## run A
// cpu
module cpu(clk,rst_n, iaddr, instr, wdata, we, addr, re, rdata, hlt);
input clk,rst_n;
input [15:0] instr;				 
input [15:0] rdata; 			 
output we, re; 
output [15:0] iaddr;			 
output [15:0] addr; 
output [15:0] wdata; 
output hlt;						 
wire [11:0] instr_ID_EX;		 
wire [15:0] src0,src1;			 
wire [15:0] dst_EX_DM;			 
wire [15:0] dst_ID_EX;			 
wire [15:0] pc_ID_EX;			 
wire [15:0] pc_EX_DM;			 
wire [15:0] rf_w_data_DM_WB;	 
wire [15:0] p0,p1;				 
wire [3:0] rf_p0_addr;			 
wire [3:0] rf_p1_addr;			 
wire [3:0] rf_dst_addr_DM_WB;	 
wire [2:0] alu_func_ID_EX;		 
wire [1:0] src0sel_ID_EX;		 
wire [1:0] src1sel_ID_EX;		 
wire [2:0] cc_ID_EX;			 
wire [15:0] p0_EX_DM;			 
wire stall_IM_ID,stall_ID_EX,stall_EX_DM;
wire flow_change_ID_EX,zr_EX_DM,br_instr_ID_EX,jmp_imm_ID_EX,jmp_reg_ID_EX,jmp_imm_EX_DM;
wire rf_re0,rf_re1,rf_we_DM_WB,dm_re_EX_DM,dm_we_EX_DM,clk_z_ID_EX,clk_nv_ID_EX;
wire hlt_DM_WB,byp0_EX,byp0_DM,byp1_EX,byp1_DM;
wire ov,zr,neg;
pc iPC(.clk(clk), .rst_n(rst_n), .stall_IM_ID(stall_IM_ID), .pc(iaddr), .dst_ID_EX(dst_ID_EX),
       .pc_ID_EX(pc_ID_EX), .pc_EX_DM(pc_EX_DM), .flow_change_ID_EX(flow_change_ID_EX));
id	iID(.clk(clk), .rst_n(rst_n), .instr(instr), .zr_EX_DM(zr_EX_DM), .br_instr_ID_EX(br_instr_ID_EX),
        .jmp_imm_ID_EX(jmp_imm_ID_EX), .jmp_reg_ID_EX(jmp_reg_ID_EX), .jmp_imm_EX_DM(jmp_imm_EX_DM), .rf_re0(rf_re0),
		.rf_re1(rf_re1), .rf_we_DM_WB(rf_we_DM_WB), .rf_p0_addr(rf_p0_addr), .rf_p1_addr(rf_p1_addr),
		.rf_dst_addr_DM_WB(rf_dst_addr_DM_WB), .alu_func_ID_EX(alu_func_ID_EX),
		.src0sel_ID_EX(src0sel_ID_EX), .src1sel_ID_EX(src1sel_ID_EX), .dm_re_EX_DM(dm_re_EX_DM),
		.dm_we_EX_DM(dm_we_EX_DM), .clk_z_ID_EX(clk_z_ID_EX), .clk_nv_ID_EX(clk_nv_ID_EX),
		.instr_ID_EX(instr_ID_EX), .cc_ID_EX(cc_ID_EX), .stall_IM_ID(stall_IM_ID),
		.stall_ID_EX(stall_ID_EX), .stall_EX_DM(stall_EX_DM), .hlt_DM_WB(hlt_DM_WB),
  ...
clock: 3.67 ns
lec_check: 0
abc_area: 1
cap_margin: 20
core_margin: 2
core_utilization: 72
cts_cluster_diameter: 190
cts_cluster_size: 40
max_routing_layer: met4
place_density_lb_addon: 0.2
setup_slack_margin: 1.06
slew_margin: 20
run.sh (not shown) runs the stock make flow with config.mk's settings and CLKGATE_MAP_FILE=.
Run A got as far as global routing (5_1_grt), where a tool error ended the run.
Modified inputs, run B compared to run A
- changing CORE_UTILIZATION from 72 to 71
- changing CTS_CLUSTER_SIZE from 40 to 14
- changing SETUP_SLACK_MARGIN from 1.06 to 0.68
- changing PLACE_DENSITY_LB_ADDON from 0.2 to 0.19
- removing MAX_ROUTING_LAYER (formerly met4)
- changing CTS_CLUSTER_DIAMETER from 190 to 231
- changing the clock period (ns, I/O delays scaled along) from 3.67 to 4.86
### Flow results
- Of run A and run B, only run A fails to finish with a clean layout.
- As the logs show, run A stopped at global routing (5_1_grt) after a tool error, so it never reached the end of the flow.
- Diff run B..run A | compound-cell area share of the yosys netlist | unchanged
- Comparing run B against run A, there is no change at all in maximum root-to-sink buffer count.
- Detailed placer's ending HPWL sits lower in run B than in run A.
- The CTS buffer count reported for run B is greater than that of run A by 25.
- Run B vs run A — die boundary height climbed slightly
- Delta (run B minus run A): chip area increased 1.4%; maximum level of the CTS H-tree increased 1; initial core utilization lost 1.6 points; count of instances resized after the clock tree is built moved down.
- Post-synth area from yosys stat: run B vs run A identical
Changes in run C relative to run B:
- a deleted CTS_CLUSTER_DIAMETER that had been 231
- a deleted PLACE_DENSITY_LB_ADDON that had been 0.19
- a change of CORE_UTILIZATION from 71 to 62
- a deleted SETUP_SLACK_MARGIN that had been 0.68
- a deleted ABC_AREA that had been 1
- a deleted CTS_CLUSTER_SIZE that had been 14
- a change of the clock period (ns, I/O delays scaled along) from 4.86 to 4.88
--- outcome ---
Re final hold violation count: no difference whatsoever between run B and run C. FAIL: run C; every other run in run C and run B is clean. From the logs: run C reached the end of the flow and failed the layout checks with negative setup slack. Summary of run C over run B: total met2 wirelength after detailed routing picked up an extra about 12%, via count of the routed design went down by 4.3%, growth of design area from synthesis to finish shows an increase of 4.4 points, routed wire length increased 11%. The final reports for run C and run B show length of routed wiring on met1 higher in the former.
--- input diff run C..run D ---
- ABC_AREA newly set to 1
- SETUP_SLACK_MARGIN newly set to 0.51
- CTS_CLUSTER_SIZE newly set to 14
- CTS_CLUSTER_DIAMETER newly set to 231
- CORE_UTILIZATION changed from 62 to 72
- PLACE_DENSITY_LB_ADDON newly set to 0.19
- the clock period (ns, I/O delays scaled along) changed from 4.88 to 3.29
Results
Run D is listed as incomplete: the tool reported an error in global routing (5_1_grt) and the run ended there.
Re synthesized cell count: run D and run C aren't equal, and the higher value belongs to run D.
Run D — synthesized-area fraction occupied by ao, oa, aoi and oai cells 7.7 points higher, run C as reference
Synthesized cell area went down by a few percent going from run C to run D.

========
garnet:
Starting RTL as in the previous note.
Settings: LEC_CHECK=0, ABC_AREA=0, CAP_MARGIN=20, CELL_PAD_IN_SITES_DETAIL_PLACEMENT=0, CELL_PAD_IN_SITES_GLOBAL_PLACEMENT=0, CORE_MARGIN=2, CORE_UTILIZATION=72, CTS_CLUSTER_DIAMETER=174, CTS_CLUSTER_SIZE=35, GPL_ROUTABILITY_DRIVEN=1, HOLD_SLACK_MARGIN=0.3, PLACE_DENSITY_LB_ADDON=0.27, SETUP_SLACK_MARGIN=-0.32, SLEW_MARGIN=15, TNS_END_PERCENT=100; clock period 3.28 ns.
garnet did not run to completion, as it errored out during global routing (5_1_grt).
Input changes introduced in lagoon (baseline for comparison: garnet):
# garnet
export LEC_CHECK = 0
export ABC_AREA = 0
export CAP_MARGIN = 20
export CELL_PAD_IN_SITES_DETAIL_PLACEMENT = 0
export CELL_PAD_IN_SITES_GLOBAL_PLACEMENT = 0
export CORE_MARGIN = 2
export CORE_UTILIZATION = 72
export CTS_CLUSTER_DIAMETER = 174
export CTS_CLUSTER_SIZE = 35
export GPL_ROUTABILITY_DRIVEN = 1
export HOLD_SLACK_MARGIN = 0.3
export PLACE_DENSITY_LB_ADDON = 0.27
export SETUP_SLACK_MARGIN = -0.32
export SLEW_MARGIN = 15
export TNS_END_PERCENT = 100
create_clock -name core_clock -period 3.28 [get_ports {clk}]
# lagoon
export LEC_CHECK = 0
export ABC_AREA = 1
export CAP_MARGIN = 20
export CORE_MARGIN = 2
export CORE_UTILIZATION = 72
export CTS_CLUSTER_DIAMETER = 190
export CTS_CLUSTER_SIZE = 15
export PLACE_DENSITY_LB_ADDON = 0.2
export SETUP_SLACK_MARGIN = -0.31
export SLEW_MARGIN = 30
create_clock -name core_clock -period 3.58 [get_ports {clk}]
==> comparison <==
- What lagoon reported for synthesized cell count has to be multiplied by 0.824 to get the figure for garnet.
- Simple-gate area share of the yosys netlist: lagoon vs garnet, no meaningful difference
- Final checks on lagoon, whose flow otherwise completed, came back failing, citing setup timing.
- The HPWL reported at the end of detailed placement in lagoon was lower than what garnet gave.
Input-level comparison between pepper and lagoon:
# lagoon
export LEC_CHECK = 0
export ABC_AREA = 1
export CAP_MARGIN = 20
export CORE_MARGIN = 2
export CORE_UTILIZATION = 72
export CTS_CLUSTER_DIAMETER = 190
export CTS_CLUSTER_SIZE = 15
export PLACE_DENSITY_LB_ADDON = 0.2
export SETUP_SLACK_MARGIN = -0.31
export SLEW_MARGIN = 30
create_clock -name core_clock -period 3.58 [get_ports {clk}]
# pepper
export LEC_CHECK = 0
export CAP_MARGIN = 20
export CORE_MARGIN = 2
export CORE_UTILIZATION = 62
export SLEW_MARGIN = 20
create_clock -name core_clock -period 5.89 [get_ports {clk}]
pepper finished end to end and its layout was clean on timing, DRC and antenna.
Going from lagoon to pepper, final clock period utilization by the worst path lower; final critical delay including setup and external delays picked up an extra 1320 ps; and-or/or-and share of the synthesized area down 7.7 points.
pepper ends up with higher critical path depth than lagoon does.
When the final numbers for pepper and lagoon were put side by side, the wire length of the first global-routing pass turned out to be smaller in lagoon.
#### Input delta (maple over pepper)
# pepper
export LEC_CHECK = 0
export CAP_MARGIN = 20
export CORE_MARGIN = 2
export CORE_UTILIZATION = 62
export SLEW_MARGIN = 20
create_clock -name core_clock -period 5.89 [get_ports {clk}]
# maple
export LEC_CHECK = 0
export ABC_AREA = 1
export CAP_MARGIN = 20
export CORE_MARGIN = 2
export CORE_UTILIZATION = 70
export CTS_CLUSTER_DIAMETER = 231
export CTS_CLUSTER_SIZE = 14
export PLACE_DENSITY_LB_ADDON = 0.19
export SETUP_SLACK_MARGIN = 0.97
export SLEW_MARGIN = 20
create_clock -name core_clock -period 3.38 [get_ports {clk}]
## What came out
As the logs show, maple stopped at global routing (5_1_grt) after a tool error, so it never reached the end of the flow.
In maple the floorplan die area turned out 6300 µm² lower than in pepper.
maple vs pepper: distinct cell type count after synthesis down
Area after detailed placement: maple vs pepper up 0.65%
Cmp maple vs pepper: initial core utilization higher in maple
maple against pepper; synthesized cell count is up by more than 10%.

========
Starting RTL as in the previous note.
export LEC_CHECK = 0
export ABC_AREA = 1
export CAP_MARGIN = 20
export CORE_MARGIN = 2
export CORE_UTILIZATION = 64
export SLEW_MARGIN = 20
create_clock -name core_clock -period 1.57 [get_ports {clk}]
The baseline died in global routing.
Rerun with:
--- a/flow/config.mk
+++ b/flow/config.mk
@@ -6,7 +6,8 @@
 export NUM_CORES = 4
 export LEC_CHECK = 0
-export ABC_AREA = 1
 export CAP_MARGIN = 20
 export CORE_MARGIN = 2
-export CORE_UTILIZATION = 64
+export CORE_UTILIZATION = 72
+export CTS_CLUSTER_SIZE = 40
+export SETUP_SLACK_MARGIN = -0.31
 export SLEW_MARGIN = 20
==> flow/constraint.sdc (replaced) <==
create_clock -name core_clock -period 4.26 [get_ports {clk}]
set_input_delay 0.8520 -clock core_clock [delete_from_list [all_inputs] [get_ports {clk}]]
set_output_delay 0.8520 -clock core_clock [all_outputs]
set_load 0.01 [all_outputs]
Outcome: The changed run completed, yet does not pass: setup timing. Synthesized cell count drops by 18%. Area after synthesis climbs by 4.7%. Die size drops by 6.8%.
